// labyrinth_car
module labyrinth_car
(
	input  		 clk	,
	input  		 rst	,	 
	input  		 echoR,
	input  		 echoL,
	input  		 echoM,
	output 		 trigR,	 
	output 		 trigL,
	output 		 trigM,
	output 		 Tx	,
	output [3:0] motors_PWM,
	output 		 led,
	output 		 buzzer
);
Size in the first run: roughly 2900 cells after synthesis, about 320 flip-flops, ~15 I/O pins, about 21000 um^2 of cells after synthesis.
export LEC_CHECK = 0
export ABC_AREA = 1
export CAP_MARGIN = 20
export CORE_MARGIN = 2
export CORE_UTILIZATION = 72
export CTS_CLUSTER_SIZE = 10
export PLACE_DENSITY = 0.36
export SLEW_MARGIN = 20
create_clock -name core_clock -period 3.25 [get_ports {clk}]
run.sh (not shown) runs the stock make flow with config.mk's settings and CLKGATE_MAP_FILE=.
The starting point completed, yet does not pass: setup timing.
Then changed:
- ABC_AREA: 1 -> unset
- CTS_CLUSTER_SIZE: 10 -> unset
- PLACE_DENSITY: 0.36 -> 0.92
- clock period: 3.25 -> 8.06 ns (I/O delays scaled with it)
=>
- The new run passed the timing, DRC and antenna checks
- count of clock-buffer cells in the layout climbs by 3
- global-route usage goes down by 3.5 points
- design area is lower by 6.5%
- first-iteration DRC count drops by 1.5%
- wire length drops by 9.7%
- power fell by 58%
- critical path depth does not change
- fmax goes down by 14%
- die area shrinks by 0.69%
- worst setup slack improved by 4.1 ns
- non-clock buffer count drops by 150
Then changed:
- CORE_UTILIZATION: 72 -> 70
- PLACE_DENSITY: 0.92 -> unset
- SETUP_SLACK_MARGIN: unset -> 1.96
- clock period: 8.06 -> 6.74 ns (I/O delays scaled with it)
Final area goes up by 1.1%.
Synthesized area does not change.
Routed wire length falls by 2.5%.
Total power goes up by 14%.
Hold slack improves by 0.0091 ns.
Combinational power went up by 19%.
Sequential power is higher by 20%.
Global-route usage goes down by 1.2 points.
Core utilization shrinks by 1.5 points.


Setup of v36:
Starting RTL as in the previous note.
clock: 3.95 ns
lec_check: 0
abc_area: 1
cap_margin: 20
cell_pad_in_sites_detail_placement: 0
core_margin: 2
core_utilization: 72
cts_cluster_diameter: 235
cts_cluster_size: 26
gpl_routability_driven: 0
min_routing_layer: met1
place_density_lb_addon: 0.13
setup_slack_margin: 0.18
slew_margin: 10
The flow for v36 finished, though final verification flagged setup timing.
### v36 -> v55
- CTS_CLUSTER_DIAMETER no longer set, was 235
- PLACE_DENSITY_LB_ADDON no longer set, was 0.13
- MIN_ROUTING_LAYER no longer set, was met1
- CELL_PAD_IN_SITES_DETAIL_PLACEMENT no longer set, was 0
- ABC_AREA no longer set, was 1
- SETUP_SLACK_MARGIN now 0.64, was 0.18
- CTS_CLUSTER_SIZE no longer set, was 26
- GPL_ROUTABILITY_DRIVEN no longer set, was 0
- SLEW_MARGIN now 20, was 10
- the clock period (ns, I/O delays scaled along) now 4.46, was 3.95
Notes after the runs:
Detailed-routed wire length on met2 came out lower on v55 than on v36.
Routed length on met1 up about 2% in v55 wrt v36
Worst setup slack: v55 vs v36 up 0.29 ns
Nothing crashed in v55 and all stages finished; the problem is that the final layout failed, the offending checks being setup timing.
Summary: with v36 as the reference, wire length of the first global-routing pass in v55 moved down by a few percent.
Cmp v55 and v36 / area of the mapped netlist / lower: v55
Pre-CTS setup slack improves in v55 relative to v36.
Placement row count came out exactly the same in v55 and v36.
Areal power density over the cells delta for v55 relative to v36: about 14% higher
Comparing v55 and v36, the higher placeable core area is on v36.
Final critical delay including setup and external delays: v55 vs v36 up 0.22 ns
Setup changes, v55 to v45
- SETUP_SLACK_MARGIN: 0.64 -> unset
- CTS_CLUSTER_SIZE: unset -> 32
- the clock period (ns, I/O delays scaled along): 4.46 -> 7.77
- v45: no failed stages, no open violations at the end
- Pin count of the biggest net entering global routing of v45 falls short of that of v55 by more than 10%.
- Post-detailed-placement cell area was higher in v55 than in v45.
- From v55 to v45 the numbers moved as follows: clock latency of the later-clocked register in the worst-skew pair held, worst hold slack fell by 0.0046 ns, minimum setup slack in the final design climbed 2.94 ns, number of clock-tree buffers in the layout higher, net switching share of the total power saw a decrease.
- Delta(total length of routed met3 wires, v45 - v55) < 0
- v45 ends up with a number of gates given a new drive strength after cts that is 24 lower than in v55.
- Re maximum fanout along the worst path: v55 was lower than v45.
For v54, these inputs were changed with respect to v45:
- clearing CTS_CLUSTER_SIZE, which used to be 32
- putting ABC_AREA at 1 where nothing was set
- putting GPL_ROUTABILITY_DRIVEN at 0 where nothing was set
- putting CTS_CLUSTER_DIAMETER at 143 where nothing was set
- swapping 7.77 for 3.79 in the clock period (ns, I/O delays scaled along)
- Number of detailed-routing iterations run before antenna repair (lower): v45
- v54 vs v45, leading power group: sequential cells vs clock
- NOTE: global-route wire length before repair in v54 exceeds that of v45
- Overall routed net length (lower): v45
- From v45 to v54 the numbers moved as follows: relative contribution of combinational cells to total power saw an increase, routed via count higher, placeable core region went up about 0.55%, combinational gate area went down by 2.1%.
- Although it ran to completion, v54 produced a layout that fails the final checks because of setup timing.
Changes in v16 relative to v54:
- changing CAP_MARGIN from 20 to 0
- setting PLACE_DENSITY to 0.37 for the first time
- setting CORE_ASPECT_RATIO to 0.85 for the first time
==> comparison <==
- Completing all stages was not enough for v16: its layout failed the final checks because of setup timing.
- Changes observed in v16 relative to v54: well tap count grew by about 1.3%; fmax went up about 1.2%.
- Wire length ends up higher on v16.
- First-pass GRT wire length essentially unchanged between v54 and v16.
- Looking at overall die height, v16 sits below v54.
- In the final design statistics, v16 uses more standard cells in total than v54.
- v54 -> v16: number of enable flip-flop cells delta 0, exact match
- | register-to-register setup slack | higher: v16 |
- [v16 vs v54] count of clock-buffer cells in the layout: higher in v16
- Summary — power per cell area, v16 relative to v54: higher, by 11 nW/um2.
- Cell area after layout in v16 is 0.99% higher than in v54
Modified inputs, v7 compared to v16
- PLACE_DENSITY no longer set, was 0.37
- CAP_MARGIN now 20, was 0
- GPL_ROUTABILITY_DRIVEN no longer set, was 0
- ABC_AREA no longer set, was 1
- CORE_ASPECT_RATIO no longer set, was 0.85
- CTS_CLUSTER_DIAMETER no longer set, was 143
- the clock period (ns, I/O delays scaled along) now 5.16, was 3.79
==> results <==
- Looking at total cells reported by yosys after synthesis, v7 sits below v16.
- Of v16 and v7, v16 shows the higher via count, with v7 below it.
- Sort v16 and v7 by iteration count of the initial detailed-routing pass, ascending, and v7 comes first.
- Taking v16 as the reference point, the fraction of area in registers of v7 rises by 1.4 points.
- v16 has higher area taken by flip-flops and latches than v7.
- Looking at non-filler instance count after layout, v7 sits below v16.
- v7: full flow OK, the timing, DRC and antenna checks passed
- Summary: with v16 as the reference, mean number of vias per cell in v7 moved up by a few percent.
- v7 — met2 track demand over resource 3.6 points lower, v16 as reference
- Compared v7 vs v16, and ratio of final minimum period to clock period is down in v7.
- Comparing v16 and v7, the lower sum of routed wire segments on met1 is on v7.
- Looking at design area across v16 and v7, the one that comes out lower is v7.
Power figures rest on the tool's default switching activity, not on a simulated workload.
